==> inputs of run B <==
==> flow/design.v (excerpt) <==
module cpu_system(
    input          clk,
    input          reset,
    output         imem_read,
    output [5:0]   imem_addr,
    input  [127:0] imem_rdata,
    input          imem_busywait,
    output         dmem_read,
    output         dmem_write,
    output [5:0]   dmem_addr,
    output [31:0]  dmem_wdata,
    input  [31:0]  dmem_rdata,
    input          dmem_busywait,
    output         ret_valid,
    output [31:0]  ret_pc,
    output         ret_rf_we,
    output [2:0]   ret_rf_waddr,
    output [7:0]   ret_rf_wdata
);
export LEC_CHECK = 0
export CAP_MARGIN = 20
export CORE_MARGIN = 2
export CORE_UTILIZATION = 70
export CTS_CLUSTER_SIZE = 14
export SLEW_MARGIN = 20
create_clock -name core_clock -period 3.25 [get_ports {clk}]
run.sh (not shown) runs the stock make flow with config.mk's settings and CLKGATE_MAP_FILE=.
==> run C: changes against run B <==
CORE_UTILIZATION = 60   (was 70)
CTS_CLUSTER_SIZE = not set   (was 14)
==> flow/constraint.sdc (replaced) <==
create_clock -name core_clock -period 5.4 [get_ports {clk}]
set_input_delay 1.0800 -clock core_clock [delete_from_list [all_inputs] [get_ports {clk}]]
set_output_delay 1.0800 -clock core_clock [all_outputs]
set_load 0.01 [all_outputs]
==> notes <==
- Synthesized cell count is the same in run C and run B.
- In run B the die area is smaller than in run C, by about 14%.
- Run C finished but fails on negative setup slack. Run B never finished: it broke off in global routing (5_1_grt).
- In synthesized area, run B and run C do not differ.
==> figures <==
Instance area at placement: run C 63090 µm²; run B 63520 µm²
Result of the run: run C finished with violations; run B aborted with a tool error
Last stage reached: run C -; run B global routing (5_1_grt)
Reasons for failing layout checks: run C negative setup slack; run B -
Final estimated routing congestion in global placement: run C 0.9312; run B 0.9836
Std-Cell Rows: run C 109; run B 101
Die Y-Extent: run C 303.0 µm; run B 280.8 µm
Placed cell count: run C 5441; run B 5357
Post-placement setup slack: run C -2.962 ns; run B -4.679 ns
Fp_density: run C 60.61%; run B 70.63%
Clock buffer count from CTS: run C 116; run B 110
Placed wire-length estimate after detailed placement: run C 104800 µm; run B 114300 µm
Area of the placeable core: run C 88510 µm²; run B 75950 µm²

* * *

==> build 94 <==
cpu_system again, from the RTL that the note above started with.
make LEC_CHECK=0 CAP_MARGIN=20 CELL_PAD_IN_SITES_GLOBAL_PLACEMENT=0 CORE_MARGIN=2 CORE_UTILIZATION=70 CTS_CLUSTER_SIZE=20 GPL_ROUTABILITY_DRIVEN=0 MIN_ROUTING_LAYER=met1 PLACE_DENSITY=0.61 SLEW_MARGIN=20 finish   # period 8.09 ns
==> build 91 (differences from build 94) <==
--- a/flow/config.mk
+++ b/flow/config.mk
@@ -7,8 +7,8 @@
 export LEC_CHECK = 0
 export CAP_MARGIN = 20
-export CELL_PAD_IN_SITES_GLOBAL_PLACEMENT = 0
+export CELL_PAD_IN_SITES_GLOBAL_PLACEMENT = 1
 export CORE_MARGIN = 2
-export CORE_UTILIZATION = 70
-export CTS_CLUSTER_SIZE = 20
+export CORE_UTILIZATION = 46
+export CTS_CLUSTER_SIZE = 34
 export GPL_ROUTABILITY_DRIVEN = 0
 export MIN_ROUTING_LAYER = met1
==> flow/constraint.sdc (replaced) <==
create_clock -name core_clock -period 15.1 [get_ports {clk}]
set_input_delay 3.0200 -clock core_clock [delete_from_list [all_inputs] [get_ports {clk}]]
set_output_delay 3.0200 -clock core_clock [all_outputs]
set_load 0.01 [all_outputs]
==> trial 97 (differences from build 94) <==
--- a/flow/config.mk
+++ b/flow/config.mk
@@ -11,6 +11,6 @@
 export CORE_UTILIZATION = 70
 export CTS_CLUSTER_SIZE = 20
-export GPL_ROUTABILITY_DRIVEN = 0
+export GPL_ROUTABILITY_DRIVEN = 1
 export MIN_ROUTING_LAYER = met1
-export PLACE_DENSITY = 0.61
+export PLACE_DENSITY_LB_ADDON = 0.07
 export SLEW_MARGIN = 20
==> flow/constraint.sdc (replaced) <==
create_clock -name core_clock -period 5.42 [get_ports {clk}]
set_input_delay 1.0840 -clock core_clock [delete_from_list [all_inputs] [get_ports {clk}]]
set_output_delay 1.0840 -clock core_clock [all_outputs]
set_load 0.01 [all_outputs]
==> results <==
item                                                                                              build 94                                                    build 91                   trial 97
Run status                                                                      complete, but fails checks                            no timing/DRC/antenna violations  aborted with a tool error
Failing step                                                                                             -                                                           -   global routing (5_1_grt)
Layout check failures                                                                         setup timing                                                           -                          -
Fraction of area in non-clock buffers                                                                11.1%                                                       4.75%                          -
Clock net power                                                                                    5.49 mW                                                     3.12 mW                          -
Metal-1 WL                                                                                        56500 um                                                    65000 um                          -
Instance count on the critical path                                                                     31                                                          32                          -
Gate Area                                                                                        18300 um2                                                   17100 um2                          -
DRC                                                                                                      0                                                           0                          -
Logic gate fraction of the total cell area                                                           27.5%                                                       27.6%                          -
Clock buffer count in the final layout                                                                 140                                                         176                          -
Avg Vias per Cell                                                                                     7.30                                                        5.99                          -
Share of the final layout cell area in sequential cells                                              53.4%                                                       57.4%                          -
# diodes                                                                                                17                                                           1                          -
Most frequent CP cell                                                               sky130_fd_sc_hd__buf_4                                      sky130_fd_sc_hd__inv_1                          -
Critical hold path startpoint                            myCache_Controller.ValidBit_array[2]$_SDFFE_PP0P_  myInstruct_Cache_Controller.ValidBit_array[4]$_SDFFE_PP0P_                          -
Post-detail-place hpwl                                                                            94600 um                                                    93400 um                  113000 um
Endpoint of the lowest-slack register-to-register path     myCache_Controller.Cache_table[5][14]$_DFFE_PP_             myCache_Controller.Cache_table[5][31]$_DFFE_PP_                          -
Post_cts resized                                                                                       507                                                           0                        544
Biggest consumer                                                                          sequential cells                                            sequential cells                          -
DIE AREA                                                                                         78900 um2                                                  119000 um2                  78900 um2
Switching part of the total power                                                                    27.3%                                                       25.4%                          -
Detailed-routed wire length on met2                                                               85500 um                                                    73500 um                          -
Power in sequential cells                                                                          6.89 mW                                                     3.69 mW                          -

* * *

==> lagoon: inputs <==
cpu_system again, from the RTL that the note above started with.
==> flow/config.mk <==
export PLATFORM = sky130hd
export DESIGN_NAME = cpu_system
export DESIGN_NICKNAME = cpu_system
export VERILOG_FILES = /design/flow/design.v
export SDC_FILE = /design/flow/constraint.sdc
export NUM_CORES = 4
export LEC_CHECK = 0
export CAP_MARGIN = 20
export CORE_MARGIN = 2
export CORE_UTILIZATION = 66
export CTS_CLUSTER_SIZE = 49
export PLACE_DENSITY_LB_ADDON = 0.0
export SETUP_SLACK_MARGIN = 1.59
export SLEW_MARGIN = 20
export TNS_END_PERCENT = 10
==> flow/constraint.sdc <==
create_clock -name core_clock -period 5.4 [get_ports {clk}]
set_input_delay 1.0800 -clock core_clock [delete_from_list [all_inputs] [get_ports {clk}]]
set_output_delay 1.0800 -clock core_clock [all_outputs]
set_load 0.01 [all_outputs]
==> violet: changes against lagoon <==
Settings changed: CORE_UTILIZATION 66 to 40, CTS_CLUSTER_SIZE 49 to unset, PLACE_DENSITY_LB_ADDON 0.0 to unset, SETUP_SLACK_MARGIN 1.59 to unset, TNS_END_PERCENT 10 to unset.
==> flow/constraint.sdc (replaced) <==
create_clock -name core_clock -period 9.72 [get_ports {clk}]
set_input_delay 1.9440 -clock core_clock [delete_from_list [all_inputs] [get_ports {clk}]]
set_output_delay 1.9440 -clock core_clock [all_outputs]
set_load 0.01 [all_outputs]
==> willow: changes against lagoon <==
Settings changed: CORE_UTILIZATION 66 to 40, CTS_CLUSTER_SIZE 49 to unset, PLACE_DENSITY_LB_ADDON 0.0 to unset, SETUP_SLACK_MARGIN 1.59 to unset, TNS_END_PERCENT 10 to unset.
==> flow/constraint.sdc (replaced) <==
create_clock -name core_clock -period 5.37 [get_ports {clk}]
set_input_delay 1.0740 -clock core_clock [delete_from_list [all_inputs] [get_ports {clk}]]
set_output_delay 1.0740 -clock core_clock [all_outputs]
set_load 0.01 [all_outputs]
==> comparison <==
First-iteration DRC count: violet < willow < lagoon.
violet completed without violations. willow reached the layout checks and failed them: negative setup slack. lagoon produced a layout that fails on negative setup slack.
Non-clock buffer count: violet is lower than lagoon (462).
The lowest register-to-register slack belongs to lagoon, the highest to violet.
Cell count, lowest first: lagoon, violet, willow.

* * *

==> inputs of run D <==
Starting RTL as in the previous note.
clock: 9.51 ns
lec_check: 0
cap_margin: 5
cell_pad_in_sites_detail_placement: 2
cell_pad_in_sites_global_placement: 1
core_margin: 9
core_utilization: 67
cts_cluster_size: 74
gpl_routability_driven: 0
gpl_timing_driven: 1
hold_slack_margin: 0.07
min_routing_layer: met2
slew_margin: 20
tns_end_percent: 5
==> run E: changes against run D <==
Settings changed: CAP_MARGIN 5 to 20, CELL_PAD_IN_SITES_DETAIL_PLACEMENT 2 to default, CELL_PAD_IN_SITES_GLOBAL_PLACEMENT 1 to default, CORE_MARGIN 9 to 2, CORE_UTILIZATION 67 to 70, CTS_CLUSTER_SIZE 74 to 49, GPL_ROUTABILITY_DRIVEN 0 to default, GPL_TIMING_DRIVEN 1 to default, HOLD_SLACK_MARGIN 0.07 to 0.3, MIN_ROUTING_LAYER met2 to default, PLACE_DENSITY_LB_ADDON from default to 0.0, SETUP_SLACK_MARGIN from default to 0.65, TNS_END_PERCENT 5 to default.
==> flow/constraint.sdc (replaced) <==
create_clock -name core_clock -period 5.4 [get_ports {clk}]
set_input_delay 1.0800 -clock core_clock [delete_from_list [all_inputs] [get_ports {clk}]]
set_output_delay 1.0800 -clock core_clock [all_outputs]
set_load 0.01 [all_outputs]
==> run H: changes against run D <==
Settings changed: CAP_MARGIN 5 to 20, CELL_PAD_IN_SITES_DETAIL_PLACEMENT 2 to default, CORE_MARGIN 9 to 2, CORE_UTILIZATION 67 to 59, CTS_CLUSTER_SIZE 74 to 14, GPL_TIMING_DRIVEN 1 to default, HOLD_SLACK_MARGIN 0.07 to default, MIN_ROUTING_LAYER met2 to met1, PLACE_DENSITY from default to 0.61, TNS_END_PERCENT 5 to default.
==> flow/constraint.sdc (replaced) <==
create_clock -name core_clock -period 6.99 [get_ports {clk}]
set_input_delay 1.3980 -clock core_clock [delete_from_list [all_inputs] [get_ports {clk}]]
set_output_delay 1.3980 -clock core_clock [all_outputs]
set_load 0.01 [all_outputs]
==> run P: changes against run D <==
Settings changed: ABC_AREA from default to 1, CAP_MARGIN 5 to 30, CELL_PAD_IN_SITES_GLOBAL_PLACEMENT 1 to default, CORE_ASPECT_RATIO from default to 1.27, CORE_MARGIN 9 to 2, CORE_UTILIZATION 67 to 68, CTS_CLUSTER_SIZE 74 to default, HOLD_SLACK_MARGIN 0.07 to 0.18, PLACE_DENSITY_LB_ADDON from default to 0.16, SETUP_SLACK_MARGIN from default to -0.32, SLEW_MARGIN 20 to 10, TNS_END_PERCENT 5 to 25.
==> flow/constraint.sdc (replaced) <==
create_clock -name core_clock -period 5.6 [get_ports {clk}]
set_input_delay 1.1200 -clock core_clock [delete_from_list [all_inputs] [get_ports {clk}]]
set_output_delay 1.1200 -clock core_clock [all_outputs]
set_load 0.01 [all_outputs]
==> summary of the runs <==
Of run P and run D, run P has the higher area after synthesis (gap 4.5%, measured against run D). Run H ran to the end with violations: max-capacitance violations, max-slew violations, negative setup slack. Run P aborted during 3_5_place_dp with DPL-0033. Run D aborted during 3_5_place_dp, error DPL-0033. Run E never finished: it broke off in 5_1_grt (GRT-0232). Die area: run H > run D > run P > run E. In run D the synthesized cell count is lower than in run P, by 34%.

* * *

==> harbor <==
cpu_system again, from the RTL that the note above started with.
Settings: LEC_CHECK=0, CAP_MARGIN=20, CELL_PAD_IN_SITES_GLOBAL_PLACEMENT=0, CORE_MARGIN=2, CORE_UTILIZATION=70, CTS_CLUSTER_SIZE=20, GPL_ROUTABILITY_DRIVEN=0, MAX_ROUTING_LAYER=met4, MIN_ROUTING_LAYER=met1, PLACE_DENSITY=0.61, SETUP_SLACK_MARGIN=2.1, SLEW_MARGIN=20, TNS_END_PERCENT=50; clock period 8.09 ns.
==> umber: changes against harbor <==
CAP_MARGIN = 5   (was 20)
CELL_PAD_IN_SITES_DETAIL_PLACEMENT = 2   (was not set)
CELL_PAD_IN_SITES_GLOBAL_PLACEMENT = 1   (was 0)
CORE_UTILIZATION = 67   (was 70)
CTS_CLUSTER_SIZE = not set   (was 20)
GPL_TIMING_DRIVEN = 1   (was not set)
HOLD_SLACK_MARGIN = 0.07   (was not set)
MAX_ROUTING_LAYER = not set   (was met4)
MIN_ROUTING_LAYER = met2   (was met1)
PLACE_DENSITY = not set   (was 0.61)
SETUP_SLACK_MARGIN = not set   (was 2.1)
==> flow/constraint.sdc (replaced) <==
create_clock -name core_clock -period 9.51 [get_ports {clk}]
set_input_delay 1.9020 -clock core_clock [delete_from_list [all_inputs] [get_ports {clk}]]
set_output_delay 1.9020 -clock core_clock [all_outputs]
set_load 0.01 [all_outputs]
==> raven: changes against harbor <==
CELL_PAD_IN_SITES_GLOBAL_PLACEMENT = not set   (was 0)
CORE_UTILIZATION = 58   (was 70)
CTS_CLUSTER_SIZE = not set   (was 20)
GPL_ROUTABILITY_DRIVEN = not set   (was 0)
MAX_ROUTING_LAYER = not set   (was met4)
MIN_ROUTING_LAYER = not set   (was met1)
PLACE_DENSITY = not set   (was 0.61)
SETUP_SLACK_MARGIN = not set   (was 2.1)
TNS_END_PERCENT = not set   (was 50)
==> flow/constraint.sdc (replaced) <==
create_clock -name core_clock -period 5.4 [get_ports {clk}]
set_input_delay 1.0800 -clock core_clock [delete_from_list [all_inputs] [get_ports {clk}]]
set_output_delay 1.0800 -clock core_clock [all_outputs]
set_load 0.01 [all_outputs]
==> juniper: changes against harbor <==
ABC_AREA = 0   (was not set)
CELL_PAD_IN_SITES_GLOBAL_PLACEMENT = not set   (was 0)
CTS_CLUSTER_SIZE = 39   (was 20)
GPL_ROUTABILITY_DRIVEN = not set   (was 0)
MAX_ROUTING_LAYER = not set   (was met4)
MIN_ROUTING_LAYER = not set   (was met1)
PLACE_DENSITY = not set   (was 0.61)
SETUP_SLACK_MARGIN = 0.96   (was 2.1)
TNS_END_PERCENT = not set   (was 50)
==> flow/constraint.sdc (replaced) <==
create_clock -name core_clock -period 3.46 [get_ports {clk}]
set_input_delay 0.6920 -clock core_clock [delete_from_list [all_inputs] [get_ports {clk}]]
set_output_delay 0.6920 -clock core_clock [all_outputs]
set_load 0.01 [all_outputs]
==> GITHUB_STEP_SUMMARY <==
## Implementation flow summary

| Metric | Value |
|---|---|
| Outcome | `aborted with a tool error` |
| Failed at | `detailed placement` |
| Tool Error | `[ERROR DPL-0033] detailed placement checks failed during check placement.` |
| Yosys cell types | `117` |
| Synth top cell by count | `edfxtp_1` |
| Warnings, synthesis | `14` |
| XOR Share, Synth | `between 1 and 1.5%` |
| Core area | `slightly below 80000 um^2` |
| Die Wd | `287 um` |
| Die H | `287 um` |
| # rows | `slightly above 100` |
| Port bufs | `about 220` |
| Post-synth area hogs | `edfxtp_1 (64%), mux4_2 (7.9%), mux2i_1 (3.6%)` |
| AO/OA Area Share | `under 10%` |
| Yosys top cell by area | `edfxtp_1` |
| Main logic family after synthesis | `multiplexers` |
| Initial cell density of the core | `67.8%` |
| Main synth FF type | `edfxtp_1` |
| Full die area | `just over 80000 um^2` |
# the run above: umber

==> GITHUB_STEP_SUMMARY <==
## Implementation flow summary

| Metric | Value |
|---|---|
| Outcome | `aborted with a tool error` |
| Failed at | `global routing` |
| Tool Error | `[ERROR GRT-0232] Routing congestion too high. Check the congestion heatmap in the GUI.` |
| Synth Cell Area | `approximately 54000 um^2` |
| Yosys cell types | `roughly 120` |
| # rows | `between 100 and 150` |
| Die Wd | `281 um` |
| Yosys top cell by area | `edfxtp_1` |
| Main logic family after synthesis | `multiplexers` |
| Main synth FF type | `edfxtp_1` |
| Post-synth area hogs | `edfxtp_1 (64%), mux4_2 (7.9%), mux2i_1 (3.6%)` |
| XOR Share, Synth | `about 1.2%` |
| CTS Buf Count | `112` |
| Warnings, synthesis | `14` |
| Synth top cell by count | `edfxtp_1` |
| Full die area | `between 70000 and 80000 um^2` |
# the run above: juniper

==> GITHUB_STEP_SUMMARY <==
## Implementation flow summary

| Metric | Value |
|---|---|
| Outcome | `complete, but fails checks` |
| Layout check faults | `setup timing` |
| Setup ws final | `-1.16 ns` |
| Yosys top cell by area | `edfxtp_1` |
| Synth top cell by count | `edfxtp_1` |
| Final setup fails | `between 40 and 50` |
| # rows | `between 100 and 150` |
| Die H | `281 um` |
| Core area | `roughly 76000 um^2` |
# the run above: harbor

==> GITHUB_STEP_SUMMARY <==
## Implementation flow summary

| Metric | Value |
|---|---|
| Setup ws final | `-3.01 ns` |
| Layout check faults | `setup timing` |
| Die Wd | `308 um` |
| Outcome | `complete, but fails checks` |
| Final setup fails | `534` |
| Main synth FF type | `edfxtp_1` |
| AO/OA Area Share | `roughly 7.5%` |
| Main logic family after synthesis | `multiplexers` |
| Core area | `approximately 92000 um^2` |
| Port bufs | `roughly 220` |
| Synth top cell by count | `edfxtp_1` |
# the run above: raven

Power and IR drop assume default switching activity.
